==> flow/design.v <==
`timescale 1ns/1ps
module array_mult_top (
    input             clk,
    input      [15:0] a,
    input      [15:0] b,
    output reg [31:0] p
);
    reg  [15:0] a_q, b_q;
    wire [31:0] prod;
    array_multiplier u_mult (
        .in_A(a_q),
        .in_B(b_q),
        .prod_out(prod)
    );
    always @(posedge clk) begin
        a_q <= a;
        b_q <= b;
        p   <= prod;
    end
endmodule

`timescale 1ns/1ps
module array_multiplier (
    input  [15:0] in_A,
    input  [15:0] in_B,
    output [31:0] prod_out
);
    wire [15:0] pp [15:0];   
    genvar i, j;
    generate
        for (i = 0; i < 16; i = i + 1) begin : GEN_PP_ROW
            for (j = 0; j < 16; j = j + 1) begin : GEN_PP_COL
                assign pp[i][j] = in_A[j] & in_B[i];
            end
        end
    endgenerate
    wire [31:0] row_sum [15:0];
    wire [31:0] row_carry [15:0];
    assign row_sum[0]   = {16'b0, pp[0]};
    assign row_carry[0] = 32'b0;
    genvar r;
    generate
        for (r = 1; r < 16; r = r + 1) begin : ADDER_ROWS
            wire [31:0] shifted_pp = { {16 - r{1'b0}}, pp[r], {r{1'b0}} };
            adder32 ADD_STAGE (
                .in_a(row_sum[r-1]),
                .in_b(shifted_pp),
                .cin(1'b0),
                .sum(row_sum[r]),
                .cout(row_carry[r])
            );
        end
    endgenerate
    assign prod_out = row_sum[15];
endmodule
module adder32 (
    input  [31:0] in_a,
    input  [31:0] in_b,
    input         cin,
    output [31:0] sum,
    output        cout
);
    wire [31:0] carry;
    genvar k;
    full_adder FA0 (.a(in_a[0]), .b(in_b[0]), .cin(cin), .sum(sum[0]), .cout(carry[0]));
    generate
        for (k = 1; k < 32; k = k + 1) begin : FA_CHAIN
            full_adder FAi (.a(in_a[k]), .b(in_b[k]), .cin(carry[k-1]), .sum(sum[k]), .cout(carry[k]));
        end
    endgenerate
    assign cout = carry[31];
endmodule
module full_adder (
    input  a,
    input  b,
    input  cin,
    output sum,
    output cout
);
    assign sum  = a ^ b ^ cin;
    assign cout = (a & b) | (b & cin) | (a & cin);
endmodule
==> flow/run.sh <==
#!/bin/bash
# the make line also repeats each setting of config.mk as NAME=value (left out here)
make -C /OpenROAD-flow-scripts/flow DESIGN_CONFIG=/design/flow/config.mk WORK_HOME=/design/flow/orfs CLKGATE_MAP_FILE= finish
==> flow/config.mk <==
export PLATFORM = sky130hd
export DESIGN_NAME = array_mult_top
export DESIGN_NICKNAME = array_mult_top
export VERILOG_FILES = /design/flow/design.v
export SDC_FILE = /design/flow/constraint.sdc
export NUM_CORES = 4
export LEC_CHECK = 0
export ABC_AREA = 1
export CAP_MARGIN = 20
export CORE_MARGIN = 2
export CORE_UTILIZATION = 72
export CTS_CLUSTER_DIAMETER = 201
export CTS_CLUSTER_SIZE = 72
export PLACE_DENSITY_LB_ADDON = 0.06
export SETUP_SLACK_MARGIN = 2.75
export SLEW_MARGIN = 20
export TNS_END_PERCENT = 5
==> flow/constraint.sdc <==
create_clock -name core_clock -period 19.7 [get_ports {clk}]
set_input_delay 3.9400 -clock core_clock [delete_from_list [all_inputs] [get_ports {clk}]]
set_output_delay 3.9400 -clock core_clock [all_outputs]
set_load 0.01 [all_outputs]
==> GITHUB_STEP_SUMMARY, run 1 <==
## PnR job results

| Metric | Value |
|---|---|
| H-tree Lvls | `3` |
| Clk latency of the worst-skew pair | `between 0.3 and 0.4 ns` |
| Worst Path Required | `19.98 ns` |
| Placeable Area | `0.0120 mm^2` |
| Number of global-route vias before repair | `5955` |
| Netlist Area Pre-Place | `0.00881 mm^2` |
| Worst path max stage delay | `between 0.5 and 0.6 ns` |
| Root buf cell | `clkbuf_16` |
| Worst slack at placement | `0.0500 ns` |
| RSZ-0062 raised after global routing | `yes` |
| CTS Sinks | `roughly 64` |
| Commonest cells in the synthesized netlist | `inv_1, nand2_1, fa_1` |
| WHS Path Cells | `2` |
| CP Launch Type | `flip-flop` |
| Placed Cells | `1091` |
| Row Count | `roughly 40` |
| Final clock skew | `0.00928 ns` |
| Routed via count | `5209` |
| Metal-1 WL | `4740 um` |
| Die height | `115 um` |
| Wirelength, routed | `13000 um` |
| Syn-to-layout area delta | `9.74%` |
| Worst R2R Path Depth | `50` |
| Antenna violations before repair | `0` |
| Die area | `about 0.013 mm^2` |
| Largest net degree at the start of global routing | `17` |
| Final setup violation count | `0` |
| Worst EP arrival | `19.40 ns` |
| Instance count of the mapped netlist | `936` |
| MUX share of area | `0` |
| Final count of hold timing violations | `0` |
| Mean Syn Cell Area | `between 9 and 10 um^2` |
| Yosys warnings | `2` |
| CP Capture Point | `p[30]$_DFF_P_` |
| Gr ovfl total | `0` |
| Fmax | `52.3 MHz` |
| Largest cells by area | `fa_1, dfxtp_1, inv_1` |
| Post-synth EDFFs | `0` |
| Worst r2r dst | `p[30]$_DFF_P_` |
| Min setup slack post-route | `0.587 ns` |
| Max clock buf depth | `2` |
| Yosys simple share | `0.109` |
| Metal2 WL | `7580 um` |
| CTS tree | `done` |
| Delay-heaviest family, CP | `adder cells` |
| Post-CTS Hold Buffers | `0` |
| WHS Endpoint | `p[0]$_DFF_P_` |
| Final GP Congestion | `between 0.7 and 0.8` |
| Via-to-Cell Ratio | `4.70` |
| Asr flop ratio synth | `0` |
| CP startpoint | `b_q[1]$_DFF_P_` |
| Max cap viols | `0` |
| Max Slew Vio Count | `0` |
| Tool Warnings | `29` |
| Crit path max fanout | `5` |
| Synth top area share | `0.509` |
| Setup CP Type | `reg -> reg` |
| R2R Path Start | `b_q[1]$_DFF_P_` |
| Final non-filler cell total | `approximately 1100` |
| Io pins | `65` |
| # diodes | `0` |
| Fin Hold WS | `0.528 ns` |
| Status | `finished clean` |
| DRT Pass-1 Iters | `4` |
| Slew headroom | `0.576` |
| PortBufs | `64` |
| XOR/XNOR share of the synthesized area | `0` |
| Final #Nets | `~1200` |
| Seq/Total Area, Yosys | `0.145` |
| Worst Setup End Kind | `flip-flop` |
| First-pass GRT wire length | `24700 um` |
| Setup slack, reg-to-reg | `around 0.59 ns` |
| 1st-iter DRT viols | `between 150 and 200` |
| Ys flops | `64` |
| Routed Antenna Nets | `0` |
| Min-delay src | `b_q[0]$_DFF_P_` |
| Adder-Cell Fraction of Synth Area | `0.532` |
| Max Used Layer | `met4` |
| Worst-Margin Slew | `~0.64 ns` |
| Yosys cell count | `936` |
| AND-OR/OR-AND Cells, Area Fraction | `0` |
| Die Wd | `between 100 and 150 um` |
| Cycle use final | `0.970` |
| Synth area leader | `fa_1` |
| Final setup TNS | `0 ns` |
| Critical path's slowest cell | `fa_2` |
| Largest logic family | `adder cells` |
| DP HPWL | `roughly 11000 um` |
| Hold Path Class | `reg -> reg` |
| Stages on the worst setup path | `about 50` |
| Yosys Chip Area | `0.00881 mm^2` |
| Clock buffer count from CTS | `9` |
| Synth cell types | `7` |
| Fp_density | `0.737` |
| Dominant flop cell | `dfxtp_1` |
| Yosys top cell by instances | `inv_1` |
| Crit path time final | `19.11 ns` |
| CP Buf/Inv Count | `5` |
| WL met3 | `349 um` |
| CP dominant cell by count | `fa_2` |
| Drt drc | `0` |
| GRT Total Usage | `0.243` |
| Clk slew on worst S/H paths | `0.06 ns` |
| Floorplan net count | `1209` |
| Routed WL per cell | `11.7 um` |
## timing repair
item,4_1_cts,5_1_grt
gates cloned,0,0
setup buffers,2,0
resized,30,26
endpoints found under the setup margin,9,9
pin swaps,48,24
## metal layers
| layer | GRT usage | vias up |
|---|---|---|
| li1 | - | 2494 |
| met1 | 0.266 | 2610 |
| met2 | 0.460 | 79 |
| met3 | 0.0445 | 26 |
| met4 | 0.0984 | 0 |
| met5 | 0 | - |
## stage by stage
| stage | util | cell area, um^2 |
|---|---|---|
| floorplan | - | 9060 |
| global placement | 0.772 | 9240 |
| detailed placement | 0.772 | 9240 |
| CTS | 0.805 | 9630 |
| global route | 0.808 | 9670 |
| finish | 0.808 | 9670 |
## area by class of cell
type,count,area [um^2]
Inverter,312,1170
Clock inverter,3,65.1
Multi-Input combinational cell,496,5990
Tap cell,147,184
Fill cell,732,2290
Clock buffer,13,250
Sequential cell,64,1290
Timing Repair Buffer,74,716
==> run 2, diff against run 1 <==
Settings changed: ABC_AREA 1 to not set, CAP_MARGIN 20 to 25, CTS_CLUSTER_DIAMETER 201 to 381, CTS_CLUSTER_SIZE 72 to 25, GPL_ROUTABILITY_DRIVEN set to 1, GPL_TIMING_DRIVEN set to 1, MIN_ROUTING_LAYER set to met1, PLACE_DENSITY_LB_ADDON 0.06 to 0.18, SETUP_SLACK_MARGIN 2.75 to -1.51, SLEW_MARGIN 20 to 15, TNS_END_PERCENT 5 to 95.
Clock period 19.7 ns to 15.3 ns, I/O delays scaled along.
==> run 2 against run 1 <==
Against the previous run: sequential share of layout area grew 0.11 points; register-to-register slack lost 4.4 ns; final cell count shrank 20%; clock skew is essentially flat; cell area shrank 0.91%; non-clock buffer count grew 14; synthesized area shrank 7.5%; maximum frequency is essentially flat; highest routed layer unchanged; critical endpoint unchanged; setup slack lost 4.4 ns; critical path depth grew 5; now fails the layout checks on negative setup slack.
==> GITHUB_STEP_SUMMARY, run 2 <==
## PnR job results

| Metric | Value |
|---|---|
| Largest cells by area | `fa_1, and2_1, dfxtp_1` |
| H-tree Lvls | `3 (unchanged)` |
| CP dominant cell by count | `fa_2` |
| DRT Pass-1 Iters | `4 (unchanged)` |
| Netlist Area Pre-Place | `0.00815 mm^2 (-7.5%)` |
| Final GP Congestion | `0.755 (-1.6%)` |
| Post-synth EDFFs | `0 (unchanged)` |
| Synth cell types | `9 (+2)` |
| Largest logic family | `adder cells` |
| Slew headroom | `0.588 (+0.0124)` |
| Yosys warnings | `2 (unchanged)` |
| Fmax | `52.3 MHz (about the same)` |
| PortBufs | `64 (unchanged)` |
| Io pins | `65 (unchanged)` |
| Die area | `0.0122 mm^2 (-7.2%)` |
| Yosys Chip Area | `0.00815 mm^2 (-7.5%)` |
| WHS Path Cells | `2 (unchanged)` |
| Status | `failed layout checks` |
| Die Wd | `110 um (-3.7%)` |
| Fp_density | `0.746 (+0.00893)` |
| Max Slew Vio Count | `0 (unchanged)` |
| Yosys top cell by instances | `fa_1` |
| Placed Cells | `873 (-20%)` |
| Worst r2r dst | `p[30]$_DFF_P_` |
| Tool Warnings | `29 (unchanged)` |
| Worst Setup End Kind | `flip-flop` |
| WHS Endpoint | `p[0]$_DFF_P_` |
| Commonest cells in the synthesized netlist | `fa_1, and2_1, inv_1` |
| MUX share of area | `0 (unchanged)` |
| Routed via count | `4805 (-7.8%)` |
| Violated checks | `negative setup slack` |
| CP Capture Point | `p[30]$_DFF_P_` |
| Final #Nets | `1020 (-17%)` |
| Largest net degree at the start of global routing | `17 (unchanged)` |
| Final instance area | `0.00958 mm^2 (-0.91%)` |
| Instance count of the mapped netlist | `680 (-27%)` |
| Synth area leader | `fa_1` |
| 1st-iter DRT viols | `194 (-1.0%)` |
| DP HPWL | `12100 um (+11%)` |
| Routed Antenna Nets | `0 (unchanged)` |
| Wirelength, routed | `15800 um (+22%)` |
| Dominant flop cell | `dfxtp_1` |
| Floorplan net count | `953 (-21%)` |
| Max clock buf depth | `2 (unchanged)` |
| Crit path time final | `19.12 ns (+0.00802 ns)` |
| Placeable Area | `0.0109 mm^2 (-8.6%)` |
| CP startpoint | `b_q[0]$_DFF_P_` |
| Final setup violation count | `12 (+12)` |
| Final count of hold timing violations | `0 (unchanged)` |
| Via-to-Cell Ratio | `5.39 (+15%)` |
| Ys flops | `64 (unchanged)` |
| Clk slew on worst S/H paths | `0.05 ns (about the same)` |
| CP Launch Type | `flip-flop` |
| Worst path max stage delay | `0.58 ns (about the same)` |
| Yosys cell count | `680 (-27%)` |
| XOR/XNOR share of the synthesized area | `0 (unchanged)` |
| Seq/Total Area, Yosys | `0.157 (+0.0117)` |
| CTS tree | `done` |
| Worst R2R Path Depth | `55 (+10%)` |
| Worst-Margin Slew | `0.617 ns (-0.0186 ns)` |
| Synth top area share | `0.550 (+0.0411)` |
| R2R Path Start | `b_q[0]$_DFF_P_` |
| Delay-heaviest family, CP | `adder cells` |
| Max cap viols | `0 (unchanged)` |
| GRT Total Usage | `0.291 (+0.0483)` |
| Mean Syn Cell Area | `12.0 um^2 (+27%)` |
| Worst Path Required | `15.60 ns (-4.38 ns)` |
| Asr flop ratio synth | `0 (unchanged)` |
| Stages on the worst setup path | `55 (+10%)` |
| Syn-to-layout area delta | `17.5%` |
| Number of global-route vias before repair | `5855 (-1.7%)` |
| Worst EP arrival | `19.42 ns (+0.02 ns)` |
| Crit path max fanout | `2 (-3)` |
| First-pass GRT wire length | `27200 um (+9.9%)` |
| Yosys simple share | `0.189 (+0.0796)` |
| AND-OR/OR-AND Cells, Area Fraction | `0 (unchanged)` |
| Clock buffer count from CTS | `9 (unchanged)` |
| # diodes | `0 (unchanged)` |
| Clk latency of the worst-skew pair | `0.35 ns (about the same)` |
| RSZ-0062 raised after global routing | `yes` |
| Row Count | `38 (-5.0%)` |
| Drt drc | `0 (unchanged)` |
| Min-delay src | `a_q[0]$_DFF_P_` |
| Critical path's slowest cell | `fa_2` |
| Antenna violations before repair | `0 (unchanged)` |
| Gr ovfl total | `0 (unchanged)` |
| Root buf cell | `clkbuf_16` |
| Hold Path Class | `reg -> reg` |
| Setup CP Type | `reg -> reg` |
| CTS Sinks | `64 (unchanged)` |
| CP Buf/Inv Count | `10 (+5)` |
| Final clock skew | `0.00896 ns (-0.000317 ns)` |
| Min setup slack post-route | `-3.82 ns (-4.41 ns)` |
| Die height | `110 um (-3.7%)` |
| Cell Area, Placed | `0.00913 mm^2 (-1.1%)` |
| Routed WL per cell | `17.7 um (+51%)` |
| Cycle use final | `1.25 (+0.280)` |
| Setup slack, reg-to-reg | `-3.82 ns (-4.41 ns)` |
| Final non-filler cell total | `891 (-20%)` |
| Adder-Cell Fraction of Synth Area | `0.575 (+0.0429)` |
[run 2: through the flow]
step	setup TNS [ns]	hold WS (ns)	util	setup WS [ns]
global placement	-23.94	0.512	0.835	-3.69
CTS	-25.59	0.609	0.872	-3.89
finish	-24.98	0.611	0.876	-3.82
detailed placement	-29.41	0.512	0.835	-4.23
floorplan	-21.48	0.579	-	-3.49
global route	-29.72	0.636	0.876	-4.32
[run 2: layer usage]
metal	part of all wire	up-vias	global-route usage
met1	0.34	2574	0.299
met4	0.046	0	0.140
met2	0.59	104	0.562
li1	-	2079	-
met3	0.029	48	0.0538
met5	0	-	0
[run 2: what timing repair did]
action / CTS / global route
endpoints found under the setup margin: 9 / 9
gates resized: 50 / 27
setup buffers: 3 / 0
pin swaps: 42 / 17
hold buffers: 0 / 0
[run 2: layout make-up]
class	count	area, um^2
flip-flops and latches	64	1290
inverters	88	330
repair buffers	88	833
clock buffers	12	246
multi-input cells	496	6660
fillers	496	1350
well taps	140	175
clock inverters	3	42.5
==> run 3, diff against run 2 <==
Settings changed: CAP_MARGIN 25 to 20, CORE_ASPECT_RATIO set to 0.71, CTS_CLUSTER_DIAMETER 381 to 202, CTS_CLUSTER_SIZE 25 to 32, GPL_ROUTABILITY_DRIVEN 1 to not set, GPL_TIMING_DRIVEN 1 to not set, MIN_ROUTING_LAYER met1 to not set, PLACE_DENSITY_LB_ADDON 0.18 to 0.15, SETUP_SLACK_MARGIN -1.51 to -1.61, SLEW_MARGIN 15 to 20, TNS_END_PERCENT 95 to not set.
Clock period 15.3 ns to 16.1 ns, I/O delays scaled along.
==> run 3 against run 2 <==
Against the previous run: still fails the layout checks on negative setup slack; highest routed layer unchanged; final cell count is 1.1% higher; hold slack better by 0.016 ns; sequential cell count stayed put; sequential share of layout area is 0.072 points lower; via count is 1.8% higher; largest cell class unchanged; cell area is 0.54% higher; non-clock buffer count is 4 lower; wire length is 5.6% higher; synthesized cell count stayed put.
==> GITHUB_STEP_SUMMARY, run 3 <==
## PnR job results

| Metric | Value |
|---|---|
| Status | `failed layout checks` |
| Violated checks | `negative setup slack` |
| Mean Syn Cell Area | `12.0 um^2 (unchanged)` |
| Routed WL per cell | `18.5 um (+4.4%)` |
| Worst r2r dst | `p[30]$_DFF_P_` |
| Min setup slack post-route | `-3.13 ns (+0.688 ns)` |
| WHS Endpoint | `p[1]$_DFF_P_` |
| Crit path time final | `19.23 ns (+0.112 ns)` |
| Max Slew Vio Count | `0 (unchanged)` |
| Wirelength, routed | `16700 um (+5.6%)` |
| Min-delay src | `a_q[0]$_DFF_P_` |
| PortBufs | `64 (unchanged)` |
| Clock buffer count from CTS | `9 (unchanged)` |
| CP Capture Point | `p[30]$_DFF_P_` |
| Dominant flop cell | `dfxtp_1` |
| Final #Nets | `1016 (-0.39%)` |
| CTS Sinks | `64 (unchanged)` |
| Yosys cell count | `680 (unchanged)` |
| Commonest cells in the synthesized netlist | `fa_1, and2_1, inv_1` |
| Cell Area, Placed | `0.00917 mm^2 (+0.42%)` |
| Fillcell total | `446 (-10%)` |
| Placed Cells | `883 (+1.1%)` |
| Die height | `93.7 um (-15%)` |
| CP Buf/Inv Count | `14 (+4)` |
| Worst EP arrival | `19.48 ns (+0.06 ns)` |
| Clk latency of the worst-skew pair | `0.35 ns (about the same)` |
| Tool Warnings | `29 (unchanged)` |
| Adder-Cell Fraction of Synth Area | `0.575 (unchanged)` |
| Netlist Area Pre-Place | `0.00815 mm^2 (unchanged)` |
| Largest net degree at the start of global routing | `17 (unchanged)` |
| DP HPWL | `11500 um (-4.9%)` |
| Gr ovfl total | `0 (unchanged)` |
| Critical path's slowest cell | `fa_2` |
| Largest logic family | `adder cells` |
| XOR/XNOR share of the synthesized area | `0 (unchanged)` |
| Synth top area share | `0.550 (unchanged)` |
| WL met3 | `901 um (+99%)` |
| Post-synth EDFFs | `0 (unchanged)` |
| # diodes | `0 (unchanged)` |
| MUX share of area | `0 (unchanged)` |
| Final clock skew | `0.00786 ns (-0.00110 ns)` |
| CP startpoint | `b_q[0]$_DFF_P_` |
| Util after Layout | `0.881 (+0.00509)` |
| 1st-iter DRT viols | `266 (+37%)` |
| Ys flops | `64 (unchanged)` |
| RSZ-0062 raised after global routing | `yes` |
| Worst Path Required | `16.35 ns (+0.75 ns)` |
| Fp_density | `0.746 (about the same)` |
| CTS tree | `done` |
| Crit path max fanout | `2 (unchanged)` |
| Routed via count | `4891 (+1.8%)` |
| First-pass GRT wire length | `27800 um (+2.4%)` |
| Final setup violation count | `10 (-2)` |
| Metal2 WL | `9070 um (-2.1%)` |
| DRT Pass-1 Iters | `5 (+1)` |
| Largest cells by area | `fa_1, and2_1, dfxtp_1` |
| Yosys warnings | `2 (unchanged)` |
| CP Launch Type | `flip-flop` |
| Yosys simple share | `0.189 (unchanged)` |
| Max clock buf depth | `2 (unchanged)` |
| Yosys Chip Area | `0.00815 mm^2 (unchanged)` |
| Final count of hold timing violations | `0 (unchanged)` |
| Cycle use final | `1.19 (-0.0552)` |
| Setup slack, reg-to-reg | `-3.13 ns (+0.69 ns)` |
| Instance count of the mapped netlist | `680 (unchanged)` |
| Final GP Congestion | `0.749 (-0.79%)` |
| Floorplan net count | `953 (unchanged)` |
| CP dominant cell by count | `fa_2` |
| Delay-heaviest family, CP | `adder cells` |
| Max cap viols | `0 (unchanged)` |
| Fmax | `52.0 MHz (-0.58%)` |
| Setup CP Type | `reg -> reg` |
| Clk slew on worst S/H paths | `0.06 ns (about the same)` |
| Worst path max stage delay | `0.59 ns (about the same)` |
| Seq/Total Area, Yosys | `0.157 (unchanged)` |
| Number of global-route vias before repair | `5837 (-0.31%)` |
| Post-CTS Hold Buffers | `0 (unchanged)` |
| Worst-Margin Slew | `0.674 ns (+0.0566 ns)` |
| Asr flop ratio synth | `0 (unchanged)` |
| Metal-1 WL | `6000 um (+12%)` |
| WHS Path Cells | `2 (unchanged)` |
| Max Used Layer | `met4` |
| H-tree Lvls | `3 (unchanged)` |
| Syn-to-layout area delta | `18.2%` |
| Worst R2R Path Depth | `59 (+7.3%)` |
| Final setup TNS | `-18.28 ns (+6.70 ns)` |
| Routed Antenna Nets | `0 (unchanged)` |
| Final non-filler cell total | `901 (+1.1%)` |
| Synth cell types | `9 (unchanged)` |
| Io pins | `65 (unchanged)` |
| Final instance area | `0.00963 mm^2 (+0.54%)` |
| AND-OR/OR-AND Cells, Area Fraction | `0 (unchanged)` |
| Hold Path Class | `reg -> reg` |
| Antenna violations before repair | `0 (unchanged)` |
| Root buf cell | `clkbuf_16` |
| Row Count | `32 (-16%)` |
| Die Wd | `130 um (+18%)` |
| Worst Setup End Kind | `flip-flop` |
| GRT Total Usage | `0.310 (+0.0188)` |
| Stages on the worst setup path | `59 (+7.3%)` |
| Yosys top cell by instances | `fa_1` |
| Via-to-Cell Ratio | `5.43 (+0.66%)` |
| Worst slack at placement | `-3.42 ns (+0.803 ns)` |
| Placeable Area | `0.0109 mm^2 (about the same)` |
| Synth area leader | `fa_1` |
| Die area | `0.0122 mm^2 (+0.10%)` |
| Drt drc | `0 (unchanged)` |
| Slew headroom | `0.550 (-0.0378)` |
| R2R Path Start | `b_q[0]$_DFF_P_` |
-- run 3: repair_timing --
item                                    CTS  global route
pin swaps                                56            25
gates resized                            68            12
gates cloned                              0             0
endpoints found under the setup margin    7             7
setup buffers                             2             0
-- run 3: area by class of cell --
cell class,count,area [um^2],share of cell area
Multi-Input combinational cell,496,6660,0.691
Sequential cell,64,1290,0.134
Timing Repair Buffer,84,853,0.0886
Inverter,88,330,0.0343
Clock buffer,10,239,0.0248
Tap cell,153,191,0.0199
Clock inverter,6,67.6,0.00701
-- run 3: metrics by stage --
step | hold WS [ns]
finish | 0.628
global placement | 0.584
detailed placement | 0.597
global route | 0.629
floorplan | 0.579
CTS | 0.622
-- run 3: layer usage --
metal  GRT usage  up-vias
li1            -     2080
met1       0.356     2529
met2       0.561      212
met3      0.0638       70
met4       0.142        0
met5           0        -
==> run 4, diff against run 3 <==
Settings changed: CAP_MARGIN 20 to 0, CORE_ASPECT_RATIO 0.71 to 0.83, CTS_CLUSTER_DIAMETER 202 to 208, CTS_CLUSTER_SIZE 32 to 99, PLACE_DENSITY_LB_ADDON 0.15 to 0.03, SETUP_SLACK_MARGIN -1.61 to 2.75, TNS_END_PERCENT set to 5.
Clock period 16.1 ns to 19.6 ns, I/O delays scaled along.
==> run 4 against run 3 <==
Against the previous run: the run now finishes clean; synthesized area did not move; cell area shrank 3.0%; core utilization decreased by 3.8 points; critical path type unchanged; final cell count shrank 2.1%; hold slack lost 0.030 ns; critical path depth is 6 lower; first-iteration DRC count is 45% lower; register-to-register slack better by 3.3 ns; clock-buffer cell count stayed put; maximum frequency is 1.1% lower.
==> GITHUB_STEP_SUMMARY, run 4 <==
## PnR job results

| Metric | Value |
|---|---|
| Commonest cells in the synthesized netlist | `fa_1, and2_1, inv_1` |
| Max clock buf depth | `2 (unchanged)` |
| Max Slew Vio Count | `0 (unchanged)` |
| Synth cell types | `9 (unchanged)` |
| Setup slack, reg-to-reg | `0.16 ns (+3.29 ns)` |
| Crit path max fanout | `3 (+1)` |
| Die height | `101 um (+7.8%)` |
| Largest cells by area | `fa_1, and2_1, dfxtp_1` |
| Antenna violations before repair | `0 (unchanged)` |
| Worst Setup End Kind | `flip-flop` |
| Adder-Cell Fraction of Synth Area | `0.575 (unchanged)` |
| Setup CP Type | `reg -> reg` |
| Largest logic family | `adder cells` |
| Final clock skew | `0.00650 ns (-0.00136 ns)` |
| Fmax | `51.4 MHz (-1.1%)` |
| Syn-to-layout area delta | `14.6%` |
| Worst path max stage delay | `0.62 ns (+0.03 ns)` |
| H-tree Lvls | `3 (unchanged)` |
| Via-to-Cell Ratio | `5.23 (-3.7%)` |
| WHS Path Cells | `2 (unchanged)` |
| Slew headroom | `0.592 (+0.0414)` |
| Worst slack at placement | `-0.341 ns (+3.08 ns)` |
| Io pins | `65 (unchanged)` |
| Yosys simple share | `0.189 (unchanged)` |
| Yosys cell count | `680 (unchanged)` |
| Placeable Area | `0.0111 mm^2 (+1.4%)` |
| Asr flop ratio synth | `0 (unchanged)` |
| Final GP Congestion | `0.748 (-0.12%)` |
| GRT Total Usage | `0.270 (-0.0393)` |
| Critical path's slowest cell | `fa_2` |
| Clk latency of the worst-skew pair | `0.34 ns (about the same)` |
| MUX share of area | `0 (unchanged)` |
| Final count of hold timing violations | `0 (unchanged)` |
| Synth area leader | `fa_1` |
| Netlist Area Pre-Place | `0.00815 mm^2 (unchanged)` |
| DRT Pass-1 Iters | `5 (unchanged)` |
| Die Wd | `121 um (-7.3%)` |
| Ys flops | `64 (unchanged)` |
| Yosys Chip Area | `0.00815 mm^2 (unchanged)` |
| Wirelength, routed | `14700 um (-12%)` |
| CTS tree | `done` |
| Hold Path Class | `reg -> reg` |
| 1st-iter DRT viols | `145 (-45%)` |
| Final #Nets | `1004 (-1.2%)` |
| Delay-heaviest family, CP | `adder cells` |
| CP Capture Point | `p[30]$_DFF_P_` |
| Fp_density | `0.736 (-0.0100)` |
| RSZ-0062 raised after global routing | `yes` |
| WHS Endpoint | `p[1]$_DFF_P_` |
| CTS Sinks | `64 (unchanged)` |
| Die area | `0.0122 mm^2 (about the same)` |
| Routed via count | `4609 (-5.8%)` |
| Yosys top cell by instances | `fa_1` |
| Root buf cell | `clkbuf_16` |
| Worst r2r dst | `p[30]$_DFF_P_` |
| CP startpoint | `b_q[0]$_DFF_P_` |
| XOR/XNOR share of the synthesized area | `0 (unchanged)` |
| Status | `finished clean` |
| Clock buffer count from CTS | `9 (unchanged)` |
| Crit path time final | `19.44 ns (+0.206 ns)` |
| Fin Hold WS | `0.598 ns (-0.0301 ns)` |
| Yosys warnings | `2 (unchanged)` |
| DP HPWL | `11000 um (-5.0%)` |
| First-pass GRT wire length | `24700 um (-11%)` |
| AND-OR/OR-AND Cells, Area Fraction | `0 (unchanged)` |
| Drt drc | `0 (unchanged)` |
| Synth top area share | `0.550 (unchanged)` |
| # diodes | `0 (unchanged)` |
| CP Buf/Inv Count | `8 (-6)` |
| PortBufs | `64 (unchanged)` |
| Floorplan net count | `953 (unchanged)` |
| Min-delay src | `a_q[0]$_DFF_P_` |
| Seq/Total Area, Yosys | `0.157 (unchanged)` |
| Max cap viols | `0 (unchanged)` |
| Number of global-route vias before repair | `5617 (-3.8%)` |
| Instance count of the mapped netlist | `680 (unchanged)` |
| Row Count | `35 (+9.4%)` |
| Worst R2R Path Depth | `53 (-10%)` |
| Min setup slack post-route | `0.161 ns (+3.29 ns)` |
| Final setup violation count | `0 (-10)` |
| CP dominant cell by count | `fa_2` |
| Worst Path Required | `19.88 ns (+3.53 ns)` |
| Largest net degree at the start of global routing | `17 (unchanged)` |
| Stages on the worst setup path | `53 (-10%)` |
| Post-synth EDFFs | `0 (unchanged)` |
| Routed Antenna Nets | `0 (unchanged)` |
| Clk slew on worst S/H paths | `0.05 ns (about the same)` |
| Mean Syn Cell Area | `12.0 um^2 (unchanged)` |
| Tool Warnings | `29 (unchanged)` |
| Dominant flop cell | `dfxtp_1` |
| Gr ovfl total | `0 (unchanged)` |
| Worst EP arrival | `19.72 ns (+0.24 ns)` |
| Cycle use final | `0.992 (-0.203)` |
| Worst-Margin Slew | `0.612 ns (-0.0621 ns)` |
| Routed WL per cell | `16.7 um (-10%)` |
| CP Launch Type | `flip-flop` |
| R2R Path Start | `b_q[0]$_DFF_P_` |
[run 4: area by class of cell]
type,count,area (um^2)
fill,573,1740
multi-input combinational,496,6560
sequential,64,1290
tap,148,185
inverter,88,330
clock buffer,10,229
clock inverter,4,47.5
timing repair buffer,72,701
[run 4: metal layers]
| metal | vias to the layer above | share of wire | global-route usage |
|---|---|---|---|
| met3 | 43 | 0.030 | 0.0481 |
| met5 | - | 0 | 0 |
| met2 | 98 | 0.58 | 0.529 |
| li1 | 2045 | - | - |
| met1 | 2423 | 0.36 | 0.281 |
| met4 | 0 | 0.031 | 0.123 |
[run 4: repair_timing]
| item | 4_1_cts | 5_1_grt |
|---|---|---|
| hold buffers | 0 | 0 |
| gates resized | 30 | 47 |
| buffers inserted | 4 | 0 |
| pin swaps | 24 | 42 |
| endpoints found under the setup margin | 10 | 10 |
[run 4: per-stage QoR]
step | utilization | TNS (ns) | std cells | cell area, um^2
detailed placement | 0.800 | -0.454 | 864 | 8860
global placement | 0.800 | 0 | 864 | 8860
CTS | 0.833 | 0 | 882 | 9230
finish | 0.843 | 0 | 882 | 9340
global route | 0.843 | -0.622 | 882 | 9340
floorplan | - | 0 | 680 | 8320
==> run 5, diff against run 4 <==
Settings changed: ABC_AREA set to 1, CAP_MARGIN 0 to 20, CORE_ASPECT_RATIO 0.83 to not set, CORE_UTILIZATION 72 to 68, CTS_CLUSTER_DIAMETER 208 to not set, CTS_CLUSTER_SIZE 99 to not set, PLACE_DENSITY set to 0.38, PLACE_DENSITY_LB_ADDON 0.03 to not set, SETUP_SLACK_MARGIN 2.75 to not set, TNS_END_PERCENT 5 to 20.
Clock period 19.6 ns to 12.2 ns, I/O delays scaled along.
==> run 5 against run 4 <==
Against the previous run: critical endpoint unchanged; global-route usage decreased by 2.8 points; first-iteration DRC count grew 26%; clock skew is 0.0038 ns higher; now fails the layout checks on negative setup slack; hold slack improved by 0.014 ns; register-to-register slack worse by 6.7 ns; sequential share of layout area down 1.0 points; maximum frequency is 4.0% higher; sequential cell count is the same; core utilization down 4.3 points; final cell count rose by 32%.
==> GITHUB_STEP_SUMMARY, run 5 <==
## PnR job results

| Metric | Value |
|---|---|
| Post-CTS Hold Buffers | `0 (unchanged)` |
| Yosys warnings | `2 (unchanged)` |
| Critical path's slowest cell | `fa_2` |
| # diodes | `0 (unchanged)` |
| Clk slew on worst S/H paths | `0.05 ns (about the same)` |
| Row Count | `41 (+17%)` |
| Seq/Total Area, Yosys | `0.145 (-0.0117)` |
| R2R Path Start | `b_q[0]$_DFF_P_` |
| Worst Setup End Kind | `flip-flop` |
| Max cap viols | `0 (unchanged)` |
| Min-delay src | `a_q[0]$_DFF_P_` |
| Asr flop ratio synth | `0 (unchanged)` |
| Worst Path Required | `12.49 ns (-7.39 ns)` |
| CP startpoint | `b_q[0]$_DFF_P_` |
| Syn-to-layout area delta | `14.6% (about the same)` |
| Fp_density | `0.698 (-0.0377)` |
| CP Capture Point | `p[30]$_DFF_P_` |
| Violated checks | `negative setup slack` |
| WHS Endpoint | `p[1]$_DFF_P_` |
| GRT Max-Usage Layer | `met2` |
| PortBufs | `64 (unchanged)` |
| MUX share of area | `0 (unchanged)` |
| Adder-Cell Fraction of Synth Area | `0.532 (-0.0429)` |
| Root buf cell | `clkbuf_16` |
| GRT Total Usage | `0.242 (-0.0280)` |
| WHS Path Cells | `3 (+1)` |
| XOR/XNOR share of the synthesized area | `0 (unchanged)` |
| CP Buf/Inv Count | `9 (+1)` |
| Final setup TNS | `-67.84 ns (-67.84 ns)` |
| Floorplan net count | `1209 (+27%)` |
| Antenna violations before repair | `0 (unchanged)` |
| Clk latency of the worst-skew pair | `0.35 ns (about the same)` |
| Crit path time final | `18.69 ns (-0.750 ns)` |
| Synth top area share | `0.509 (-0.0411)` |
| Worst path max stage delay | `0.58 ns (-0.04 ns)` |
| Netlist Area Pre-Place | `0.00881 mm^2 (+8.1%)` |
| Commonest cells in the synthesized netlist | `inv_1, nand2_1, fa_1` |
| Tool Warnings | `31 (+6.9%)` |
| Instance count of the mapped netlist | `936 (+38%)` |
| Synth cell types | `7 (-2)` |
| Synth area leader | `fa_1` |
| DRT Pass-1 Iters | `4 (-1)` |
| Worst r2r dst | `p[30]$_DFF_P_` |
| M1 GR Usage | `0.265 (-0.0156)` |
| Yosys top cell by instances | `inv_1` |
| Routed Antenna Nets | `0 (unchanged)` |
| Stages on the worst setup path | `54 (+1.9%)` |
| H-tree Lvls | `3 (unchanged)` |
| Setup slack, reg-to-reg | `-6.49 ns (-6.65 ns)` |
| Fillcell total | `856 (+49%)` |
| Worst slack at placement | `-7.07 ns (-6.73 ns)` |
| Post-synth EDFFs | `0 (unchanged)` |
| Die height | `118 um (+17%)` |
| Status | `failed layout checks` |
| Final count of hold timing violations | `0 (unchanged)` |
| Largest logic family | `adder cells` |
| Fmax | `53.5 MHz (+4.0%)` |
| Worst EP arrival | `18.98 ns (-0.74 ns)` |
| Placeable Area | `0.0126 mm^2 (+14%)` |
| Cycle use final | `1.53 (+0.540)` |
| Worst-Margin Slew | `0.637 ns (+0.0253 ns)` |
| Final #Nets | `1259 (+25%)` |
| Crit path max fanout | `2 (-1)` |
| 1st-iter DRT viols | `183 (+26%)` |
| Mean Syn Cell Area | `9.41 um^2 (-21%)` |
| Number of global-route vias before repair | `6119 (+8.9%)` |
| Io pins | `65 (unchanged)` |
| Yosys cell count | `936 (+38%)` |
| First-pass GRT wire length | `26600 um (+7.6%)` |
| Yosys simple share | `0.109 (-0.0796)` |
| Final clock skew | `0.0103 ns (+0.00379 ns)` |
| Final setup violation count | `18 (+18)` |
| Drt drc | `0 (unchanged)` |
| Via-to-Cell Ratio | `4.61 (-12%)` |
| Largest cells by area | `fa_1, dfxtp_1, inv_1` |
| Die Wd | `118 um (-2.5%)` |
| CP Launch Type | `flip-flop` |
| Slew headroom | `0.575 (-0.0169)` |
| DP HPWL | `12000 um (+9.1%)` |
| Routed via count | `5366 (+16%)` |
| Final GP Congestion | `0.802 (+7.2%)` |
| Hold Path Class | `reg -> reg` |
| Max clock buf depth | `2 (unchanged)` |
| GR Util met2 | `0.461 (-0.0681)` |
| Dominant flop cell | `dfxtp_1` |
| Min setup slack post-route | `-6.49 ns (-6.65 ns)` |
| Met3 GRT Util | `0.0412 (-0.00689)` |
| Wirelength, routed | `14100 um (-4.3%)` |
| CTS tree | `done` |
| CTS Sinks | `64 (unchanged)` |
| Ys flops | `64 (unchanged)` |
| Yosys Chip Area | `0.00881 mm^2 (+8.1%)` |
| Setup CP Type | `reg -> reg` |
| Die area | `0.0139 mm^2 (+14%)` |
| RSZ-0062 raised after global routing | `yes` |
| Delay-heaviest family, CP | `adder cells` |
| Clock buffer count from CTS | `9 (unchanged)` |
| Routed WL per cell | `12.1 um (-27%)` |
| CP dominant cell by count | `fa_2` |
| AND-OR/OR-AND Cells, Area Fraction | `0 (unchanged)` |
| Largest net degree at the start of global routing | `17 (unchanged)` |
| Max Slew Vio Count | `0 (unchanged)` |
| Gr ovfl total | `0 (unchanged)` |
| Worst R2R Path Depth | `54 (+1.9%)` |
==> run 5: metal layers <==
metal | part of all wire | vias up
li1 | - | 2556
met1 | 0.34 | 2694
met2 | 0.58 | 90
met3 | 0.041 | 26
met4 | 0.035 | 0
met5 | 0 | -
==> run 5: layout make-up <==
class / instances / area [um^2] / share of cell area
clock buffer: 11 / 243 / 0.0240
clock inverter: 5 / 56.3 / 0.00558
inverter: 312 / 1170 / 0.116
multi-input combinational: 496 / 6100 / 0.604
sequential: 64 / 1290 / 0.128
tap: 172 / 215 / 0.0213
timing repair buffer: 103 / 1020 / 0.101
==> run 5: what timing repair did <==
item | CTS | global route
buffers inserted | 0 | 0
endpoints found under the hold margin | 0 | 0
resized | 26 | 38
pin swaps | 38 | 43
endpoints found under the setup margin | 18 | 18
==> run 5: through the flow <==
step                      area (um^2)  hold WS (ns)  std cells   util
after global placement           9700         0.593       1147  0.769
after global routing            10100         0.635       1163  0.800
after detailed placement         9700         0.605       1147  0.769
final                           10100         0.611       1163  0.800
after CTS                       10000         0.622       1163  0.795
after floorplan                  9180         0.625        936      -
==> run 6, diff against run 5 <==
Settings changed: CORE_UTILIZATION 68 to 72, PLACE_DENSITY 0.38 to not set, PLACE_DENSITY_LB_ADDON set to 0.06, SETUP_SLACK_MARGIN set to -0.91, TNS_END_PERCENT 20 to 5.
Clock period 12.2 ns to 16.8 ns, I/O delays scaled along.
==> run 6 against run 5 <==
Against the previous run: register-to-register slack gained 4.1 ns; cell area shrank 2.9%; setup slack gained 4.1 ns; wire length grew 2.9%; largest cell class unchanged; synthesized area is the same; still fails the layout checks on negative setup slack; synthesized cell count is the same.
==> GITHUB_STEP_SUMMARY, run 6 <==
## PnR job results

| Metric | Value |
|---|---|
| Setup slack, reg-to-reg | `-2.39 ns (+4.10 ns)` |
| Fin Hold WS | `0.609 ns (-0.00245 ns)` |
| Largest net degree at the start of global routing | `17 (unchanged)` |
| 1st-iter DRT viols | `236 (+29%)` |
| CTS Sinks | `64 (unchanged)` |
| Asr flop ratio synth | `0 (unchanged)` |
| Yosys simple share | `0.109 (unchanged)` |
| Yosys Chip Area | `0.00881 mm^2 (unchanged)` |
| Fp_density | `0.737 (+0.0384)` |
| R2R Path Start | `b_q[0]$_DFF_P_` |
| Ys flops | `64 (unchanged)` |
| GRT Total Usage | `0.256 (+0.0133)` |
| Hold Path Class | `reg -> reg` |
| WHS Path Cells | `3 (unchanged)` |
| Commonest cells in the synthesized netlist | `inv_1, nand2_1, fa_1` |
| CP dominant cell by count | `fa_2` |
| Max cap viols | `0 (unchanged)` |
| RSZ-0062 raised after global routing | `yes` |
| H-tree Lvls | `3 (unchanged)` |
| Final #Nets | `1240 (-1.5%)` |
| Dominant flop cell | `dfxtp_1` |
| CP Launch Type | `flip-flop` |
| CP Capture Point | `p[30]$_DFF_P_` |
| Mean Syn Cell Area | `9.41 um^2 (unchanged)` |
| Routed via count | `5373 (+0.13%)` |
| Stages on the worst setup path | `50 (-7.4%)` |
| Routed Antenna Nets | `0 (unchanged)` |
| Worst EP arrival | `19.48 ns (+0.50 ns)` |
| # diodes | `0 (unchanged)` |
| Synth area leader | `fa_1` |
| Drt drc | `0 (unchanged)` |
| PortBufs | `64 (unchanged)` |
| Netlist Area Pre-Place | `0.00881 mm^2 (unchanged)` |
| Io pins | `65 (unchanged)` |
| Crit path max fanout | `2 (unchanged)` |
| Wirelength, routed | `14500 um (+2.9%)` |
| Clk latency of the worst-skew pair | `0.35 ns (about the same)` |
| Worst-Margin Slew | `0.655 ns (+0.0183 ns)` |
| Fmax | `52.1 MHz (-2.6%)` |
| Largest cells by area | `fa_1, dfxtp_1, inv_1` |
| Synth top area share | `0.509 (unchanged)` |
| Worst Path Required | `17.10 ns (+4.61 ns)` |
| Worst path max stage delay | `0.62 ns (+0.04 ns)` |
| CP Buf/Inv Count | `5 (-4)` |
| Routed WL per cell | `12.9 um (+6.9%)` |
| Syn-to-layout area delta | `11.3%` |
| Final GP Congestion | `0.786 (-1.9%)` |
| Final setup violation count | `8 (-10)` |
| First-pass GRT wire length | `25800 um (-3.1%)` |
| Clk slew on worst S/H paths | `0.06 ns (about the same)` |
| Synth cell types | `7 (unchanged)` |
| AND-OR/OR-AND Cells, Area Fraction | `0 (unchanged)` |
| Util after Layout | `0.820 (+0.0194)` |
| Max clock buf depth | `2 (unchanged)` |
| Post-synth EDFFs | `0 (unchanged)` |
| MUX share of area | `0 (unchanged)` |
| XOR/XNOR share of the synthesized area | `0 (unchanged)` |
| CP startpoint | `b_q[0]$_DFF_P_` |
| Adder-Cell Fraction of Synth Area | `0.532 (unchanged)` |
| Largest logic family | `adder cells` |
| Gr ovfl total | `0 (unchanged)` |
| Setup CP Type | `reg -> reg` |
| Instance count of the mapped netlist | `936 (unchanged)` |
| Critical path's slowest cell | `fa_2` |
| Max Slew Vio Count | `0 (unchanged)` |
| Placed Cells | `1101 (-4.0%)` |
| Die area | `0.0131 mm^2 (-5.4%)` |
| Final count of hold timing violations | `0 (unchanged)` |
| Violated checks | `negative setup slack` |
| DP HPWL | `11600 um (-3.3%)` |
| Min setup slack post-route | `-2.39 ns (+4.10 ns)` |
| Status | `failed layout checks` |
| Via-to-Cell Ratio | `4.80 (+4.1%)` |
| Yosys cell count | `936 (unchanged)` |
| DRT Pass-1 Iters | `6 (+2)` |
| Worst r2r dst | `p[30]$_DFF_P_` |
| Yosys top cell by instances | `inv_1` |
| Slew headroom | `0.563 (-0.0122)` |
| Die height | `115 um (-2.7%)` |
| Crit path time final | `19.19 ns (+0.499 ns)` |
| Worst R2R Path Depth | `50 (-7.4%)` |
| Placeable Area | `0.0120 mm^2 (-5.2%)` |
| Seq/Total Area, Yosys | `0.145 (unchanged)` |
| Min-delay src | `a_q[0]$_DFF_P_` |
| Tool Warnings | `29 (-6.5%)` |
| Post-CTS Hold Buffers | `0 (unchanged)` |
| Floorplan net count | `1209 (unchanged)` |
| Die Wd | `115 um (-2.7%)` |
| Delay-heaviest family, CP | `adder cells` |
| Number of global-route vias before repair | `6216 (+1.6%)` |
| CTS tree | `done` |
| Cycle use final | `1.14 (-0.390)` |
| Yosys warnings | `2 (unchanged)` |
| Final non-filler cell total | `1119 (-3.8%)` |
| Final clock skew | `0.00467 ns (-0.00562 ns)` |
| Clock buffer count from CTS | `9 (unchanged)` |
| WHS Endpoint | `p[1]$_DFF_P_` |
| Antenna violations before repair | `0 (unchanged)` |
| Row Count | `40 (-2.4%)` |
| Root buf cell | `clkbuf_16` |
| Worst Setup End Kind | `flip-flop` |
[run 6: cell type report]
type	instances	area (um^2)
clock buffer	11	253
clock inverter	5	55.1
fill	698	2160
inverter	312	1170
multi-input combinational	496	6020
sequential	64	1290
tap	147	184
timing repair buffer	84	828
[run 6: through the flow]
stage	worst slack, ns	setup TNS, ns	instance area (um^2)
detailed placement	-2.84	-15.27	9350
floorplan	-2.25	-10.45	9060
finish	-2.39	-10.99	9800
CTS	-2.34	-10.90	9770
global route	-2.84	-14.47	9800
global placement	-2.51	-12.30	9350
[run 6: per-layer routing]
metal	up-vias	GRT usage	routed length, um
li1	2516	-	-
met1	2719	0.279	5150
met2	102	0.486	8410
met3	36	0.0508	526
met4	0	0.0967	376
met5	-	0	0
[run 6: what timing repair did]
item / 4_1_cts / 5_1_grt
pin swaps: 48 / 43
gates resized: 43 / 20
buffers inserted: 2 / 0
endpoints found under the hold margin: 0 / 0
setup endpoints to repair: 7 / 7
==> run 7, diff against run 6 <==
Settings changed: ABC_AREA 1 to not set, CORE_ASPECT_RATIO set to 1.36, CORE_MARGIN 2 to 8, CORE_UTILIZATION 72 to 33, CTS_CLUSTER_DIAMETER set to 171, CTS_CLUSTER_SIZE set to 28, GPL_ROUTABILITY_DRIVEN set to 0, HOLD_SLACK_MARGIN set to 0.3, PLACE_DENSITY_LB_ADDON 0.06 to 0.04, SETUP_SLACK_MARGIN -0.91 to -0.63, TNS_END_PERCENT 5 to 10.
Clock period 16.8 ns to 20.0 ns, I/O delays scaled along.
==> run 7 against run 6 <==
Against the previous run: now clean on timing, DRC and antenna; clock skew is 0.0047 ns higher; sequential cell count did not move; die size grew 130%.
==> GITHUB_STEP_SUMMARY, run 7 <==
## PnR job results

| Metric | Value |
|---|---|
| Setup CP Type | `reg -> reg` |
| Drt drc | `0 (unchanged)` |
| Status | `finished clean` |
| PortBufs | `64 (unchanged)` |
| Asr flop ratio synth | `0 (unchanged)` |
| Clk slew on worst S/H paths | `0.06 ns (about the same)` |
| First-pass GRT wire length | `24000 um (-6.9%)` |
| Cycle use final | `0.988 (-0.154)` |
| CP dominant cell by count | `fa_1` |
| Clock buffer count from CTS | `9 (unchanged)` |
| Fmax | `50.6 MHz (-2.9%)` |
| Worst r2r dst | `p[30]$_DFF_P_` |
| WHS Path Cells | `2 (-1)` |
| Root buf cell | `clkbuf_16` |
| Io pins | `65 (unchanged)` |
| Synth top area share | `0.550 (+0.0411)` |
| Worst R2R Path Depth | `51 (+2.0%)` |
| Fin Hold WS | `0.607 ns (-0.00149 ns)` |
| Yosys simple share | `0.189 (+0.0796)` |
| Post-CTS Hold Buffers | `0 (unchanged)` |
| Critical path's slowest cell | `fa_1` |
| Gr ovfl total | `0 (unchanged)` |
| Row Count | `67 (+68%)` |
| CP Buf/Inv Count | `6 (+1)` |
| WHS Endpoint | `p[1]$_DFF_P_` |
| Max clock buf depth | `2 (unchanged)` |
| DRT Pass-1 Iters | `3 (-3)` |
| Largest net degree at the start of global routing | `17 (unchanged)` |
| Max Slew Vio Count | `0 (unchanged)` |
| Post-synth EDFFs | `0 (unchanged)` |
| Worst path max stage delay | `0.52 ns (-0.10 ns)` |
| Final clock skew | `0.00938 ns (+0.00471 ns)` |
| Routed WL per cell | `12.3 um (-5.1%)` |
| Min-delay src | `b_q[0]$_DFF_P_` |
| CTS Sinks | `64 (unchanged)` |
| Metal2 WL | `7620 um (-9.5%)` |
| CTS tree | `done` |
| Commonest cells in the synthesized netlist | `fa_1, and2_1, inv_1` |
| Die height | `199 um (+74%)` |
| Largest cells by area | `fa_1, and2_1, dfxtp_1` |
| CP startpoint | `b_q[1]$_DFF_P_` |
| Largest logic family | `adder cells` |
| Netlist Area Pre-Place | `0.00815 mm^2 (-7.5%)` |
| Yosys Chip Area | `0.00815 mm^2 (-7.5%)` |
| Crit path max fanout | `12 (+10)` |
| WL met3 | `475 um (-9.7%)` |
| Yosys warnings | `2 (unchanged)` |
| Delay-heaviest family, CP | `adder cells` |
| Yosys cell count | `680 (-27%)` |
| Routed Antenna Nets | `0 (unchanged)` |
| Synth area leader | `fa_1` |
| Final #Nets | `1002 (-19%)` |
| Ys flops | `64 (unchanged)` |
| H-tree Lvls | `3 (unchanged)` |
| Max Used Layer | `met4` |
| Worst slack at placement | `-0.158 ns (+2.68 ns)` |
| Final non-filler cell total | `1043 (-6.8%)` |
| Placed Cells | `1028 (-6.6%)` |
| Worst Path Required | `20.30 ns (+3.20 ns)` |
| XOR/XNOR share of the synthesized area | `0 (unchanged)` |
| Mean Syn Cell Area | `12.0 um^2 (+27%)` |
| Metal-1 WL | `4450 um (-14%)` |
| Worst-Margin Slew | `0.539 ns (-0.117 ns)` |
| Final setup violation count | `0 (-8)` |
| Worst EP arrival | `20.06 ns (+0.58 ns)` |
| Antenna violations before repair | `0 (unchanged)` |
| Syn-to-layout area delta | `13.1%` |
| CP Capture Point | `p[30]$_DFF_P_` |
| AND-OR/OR-AND Cells, Area Fraction | `0 (unchanged)` |
| Via-to-Cell Ratio | `4.18 (-13%)` |
| Die area | `0.0301 mm^2 (+130%)` |
| MUX share of area | `0 (unchanged)` |
| Hold Path Class | `reg -> reg` |
| Routed via count | `4357 (-19%)` |
| Crit path time final | `19.76 ns (+0.571 ns)` |
| Adder-Cell Fraction of Synth Area | `0.575 (+0.0429)` |
| Floorplan net count | `953 (-21%)` |
| Fp_density | `0.333 (-0.404)` |
| Stages on the worst setup path | `51 (+2.0%)` |
| R2R Path Start | `b_q[1]$_DFF_P_` |
| Die Wd | `151 um (+32%)` |
| DP HPWL | `12100 um (+4.5%)` |
| Slew headroom | `0.640 (+0.0778)` |
| Seq/Total Area, Yosys | `0.157 (+0.0117)` |
| Worst Setup End Kind | `flip-flop` |
| Clk latency of the worst-skew pair | `0.35 ns (about the same)` |
| Min setup slack post-route | `0.242 ns (+2.63 ns)` |
| Max cap viols | `0 (unchanged)` |
| GRT Total Usage | `0.102 (-0.154)` |
| Setup slack, reg-to-reg | `0.24 ns (+2.63 ns)` |
| CP Launch Type | `flip-flop` |
| Number of global-route vias before repair | `5212 (-16%)` |
| Tool Warnings | `26 (-10%)` |
| # diodes | `0 (unchanged)` |
| Yosys top cell by instances | `fa_1` |
| Synth cell types | `9 (+2)` |
| 1st-iter DRT viols | `47 (-80%)` |
| Instance count of the mapped netlist | `680 (-27%)` |
| Placeable Area | `0.0245 mm^2 (+100%)` |
| Wirelength, routed | `12800 um (-12%)` |
| Final count of hold timing violations | `0 (unchanged)` |
| Dominant flop cell | `dfxtp_1` |
## run 7: through the flow
stage	utilization	cell area [um^2]	TNS, ns
floorplan	-	8150	0
global placement	0.364	8910	0
detailed placement	0.364	8910	-0.158
CTS	0.376	9210	-0.157
global route	0.377	9220	-1.20
finish	0.377	9220	0
## run 7: cell type report
type,instances,area [um^2]
fill,2461,15300
clock inverter,3,40.0
clock buffer,12,267
multi-input combinational,496,6220
sequential,64,1280
tap,310,388
inverter,88,330
timing repair buffer,70,686
## run 7: timing repair
action / in CTS / in global routing
hold endpoints to repair: 0 / 0
endpoints found under the setup margin: 0 / 1
gates resized: 0 / 2
buffers inserted: 0 / 0
## run 7: layer usage
layer / global-route usage / vias up
met3: 0.0229 / 12
met4: 0.0397 / 0
met5: 0 / -
met1: 0.100 / 2266
met2: 0.200 / 39
li1: - / 2040
==> run 8, diff against run 7 <==
Settings changed: CORE_ASPECT_RATIO 1.36 to not set, CORE_MARGIN 8 to 2, CORE_UTILIZATION 33 to 40, CTS_CLUSTER_DIAMETER 171 to not set, CTS_CLUSTER_SIZE 28 to not set, GPL_ROUTABILITY_DRIVEN 0 to not set, HOLD_SLACK_MARGIN 0.3 to not set, PLACE_DENSITY set to 0.6, PLACE_DENSITY_LB_ADDON 0.04 to not set, SETUP_SLACK_MARGIN -0.63 to -1.62, TNS_END_PERCENT 10 to not set.
Clock period 20.0 ns to 19.6 ns, I/O delays scaled along.
==> run 8 against run 7 <==
Against the previous run: the layout now fails its checks (negative setup slack); synthesized area unchanged; hold slack worse by 0.095 ns; non-clock buffer count up 4; core utilization grew 8.2 points; sequential share of layout area is essentially flat; global-route usage up 2.4 points; setup slack worse by 0.47 ns; clock-buffer cell count increased by 2; synthesized cell count did not move; highest routed layer unchanged.
==> GITHUB_STEP_SUMMARY, run 8 <==
## PnR job results

| Metric | Value |
|---|---|
| Ys flops | `64 (unchanged)` |
| Dominant flop cell | `dfxtp_1` |
| Fp_density | `0.406 (+0.0725)` |
| Synth top area share | `0.550 (unchanged)` |
| Worst Path Required | `19.89 ns (-0.41 ns)` |
| CTS Sinks | `64 (unchanged)` |
| Routed WL per cell | `11.2 um (-8.8%)` |
| Io pins | `65 (unchanged)` |
| WL met3 | `339 um (-29%)` |
| Largest net degree at the start of global routing | `17 (unchanged)` |
| Seq/Total Area, Yosys | `0.157 (unchanged)` |
| Final GP Congestion | `0.709` |
| Synth cell types | `9 (unchanged)` |
| Antenna violations before repair | `0 (unchanged)` |
| Worst slack at placement | `-0.461 ns (-0.303 ns)` |
| CP dominant cell by count | `fa_1` |
| Fmax | `50.4 MHz (-0.37%)` |
| # diodes | `0 (unchanged)` |
| Final non-filler cell total | `1008 (-3.4%)` |
| Metal-1 WL | `4520 um (+1.6%)` |
| Yosys cell count | `680 (unchanged)` |
| Final count of hold timing violations | `0 (unchanged)` |
| Worst Setup End Kind | `flip-flop` |
| Cycle use final | `1.01 (+0.0239)` |
| DP HPWL | `10500 um (-13%)` |
| GRT Total Usage | `0.126 (+0.0237)` |
| Post-CTS Hold Buffers | `0 (unchanged)` |
| CP Launch Type | `flip-flop` |
| Number of global-route vias before repair | `5245 (+0.63%)` |
| Delay-heaviest family, CP | `adder cells` |
| Wirelength, routed | `11300 um (-12%)` |
| Die area | `0.0215 mm^2 (-28%)` |
| Util after Layout | `0.459 (+0.0821)` |
| Tool Warnings | `26 (unchanged)` |
| Die height | `147 um (-26%)` |
| Instance count of the mapped netlist | `680 (unchanged)` |
| Setup Buffers After CTS | `0 (unchanged)` |
| Max Used Layer | `met4` |
| Post_cts resized | `0 (unchanged)` |
| XOR/XNOR share of the synthesized area | `0 (unchanged)` |
| Commonest cells in the synthesized netlist | `fa_1, and2_1, inv_1` |
| Min-delay src | `a_q[0]$_DFF_P_` |
| CTS tree | `done` |
| Routed Antenna Nets | `0 (unchanged)` |
| AND-OR/OR-AND Cells, Area Fraction | `0 (unchanged)` |
| Stages on the worst setup path | `51 (unchanged)` |
| Gr ovfl total | `0 (unchanged)` |
| Placeable Area | `0.0201 mm^2 (-18%)` |
| Clk latency of the worst-skew pair | `0.34 ns (about the same)` |
| Critical path's slowest cell | `fa_1` |
| H-tree Lvls | `3 (unchanged)` |
| CP Capture Point | `p[30]$_DFF_P_` |
| Max Slew Vio Count | `0 (unchanged)` |
| Worst-Margin Slew | `0.531 ns (-0.00730 ns)` |
| Final setup violation count | `2 (+2)` |
| Yosys Chip Area | `0.00815 mm^2 (unchanged)` |
| Asr flop ratio synth | `0 (unchanged)` |
| PortBufs | `64 (unchanged)` |
| Die Wd | `147 um (-2.7%)` |
| Slew headroom | `0.645 (+0.00487)` |
| Setup CP Type | `reg -> reg` |
| Largest logic family | `adder cells` |
| Synth area leader | `fa_1` |
| Adder-Cell Fraction of Synth Area | `0.575 (unchanged)` |
| Status | `failed layout checks` |
| Post-synth EDFFs | `0 (unchanged)` |
| Crit path time final | `19.83 ns (+0.0730 ns)` |
| Via-to-Cell Ratio | `4.36 (+4.4%)` |
| Worst R2R Path Depth | `51 (unchanged)` |
| Final setup TNS | `-0.243 ns (-0.243 ns)` |
| Clk slew on worst S/H paths | `0.06 ns (about the same)` |
| Root buf cell | `clkbuf_16` |
| Hold Path Class | `reg -> reg` |
| WHS Path Cells | `1 (-1)` |
| DRT Pass-1 Iters | `4 (+1)` |
| R2R Path Start | `b_q[1]$_DFF_P_` |
| WHS Endpoint | `p[0]$_DFF_P_` |
| First-pass GRT wire length | `22200 um (-7.4%)` |
| Yosys warnings | `2 (unchanged)` |
| Drt drc | `0 (unchanged)` |
| Violated checks | `negative setup slack` |
| Min setup slack post-route | `-0.231 ns (-0.473 ns)` |
| CP Buf/Inv Count | `6 (unchanged)` |
| Floorplan net count | `953 (unchanged)` |
| Placed Cells | `992 (-3.5%)` |
| Worst r2r dst | `p[30]$_DFF_P_` |
| Max clock buf depth | `2 (unchanged)` |
| 1st-iter DRT viols | `55 (+17%)` |
| Clock buffer count from CTS | `9 (unchanged)` |
| Worst path max stage delay | `0.54 ns (+0.02 ns)` |
| MUX share of area | `0 (unchanged)` |
| Yosys simple share | `0.189 (unchanged)` |
| Setup slack, reg-to-reg | `-0.23 ns (-0.47 ns)` |
| Final #Nets | `1006 (+0.40%)` |
| Crit path max fanout | `2 (-10)` |
| Worst EP arrival | `20.12 ns (+0.06 ns)` |
| Syn-to-layout area delta | `13.1% (about the same)` |
| Final clock skew | `0.0120 ns (+0.00262 ns)` |
| Max cap viols | `0 (unchanged)` |
| Netlist Area Pre-Place | `0.00815 mm^2 (unchanged)` |
| Metal2 WL | `6240 um (-18%)` |
| Routed via count | `4396 (+0.90%)` |
| Row Count | `52 (-22%)` |
| Mean Syn Cell Area | `12.0 um^2 (unchanged)` |
| Largest cells by area | `fa_1, and2_1, dfxtp_1` |
| CP startpoint | `b_q[1]$_DFF_P_` |
| Yosys top cell by instances | `fa_1` |
run 8: routing by layer:
| layer | vias to the layer above | global-route usage |
|---|---|---|
| met3 | 11 | 0.0258 |
| met4 | 0 | 0.0369 |
| li1 | 2049 | - |
| met5 | - | 0 |
| met2 | 44 | 0.237 |
| met1 | 2292 | 0.143 |
run 8: final cells by class:
class                   instances  area [um^2]
well taps                     270          338
repair buffers                 74          716
inverters                      88          330
fillers                      1832        10900
clock buffers                  14          274
multi-input cells             496         6220
clock inverters                 2         60.1
flip-flops and latches         64         1280
run 8: per-stage QoR:
stage,hold slack [ns],instance area (um^2)
CTS,0.512,9220
floorplan,0.614,8150
detailed placement,0.503,8890
global route,0.537,9220
finish,0.512,9220
global placement,0.489,8890
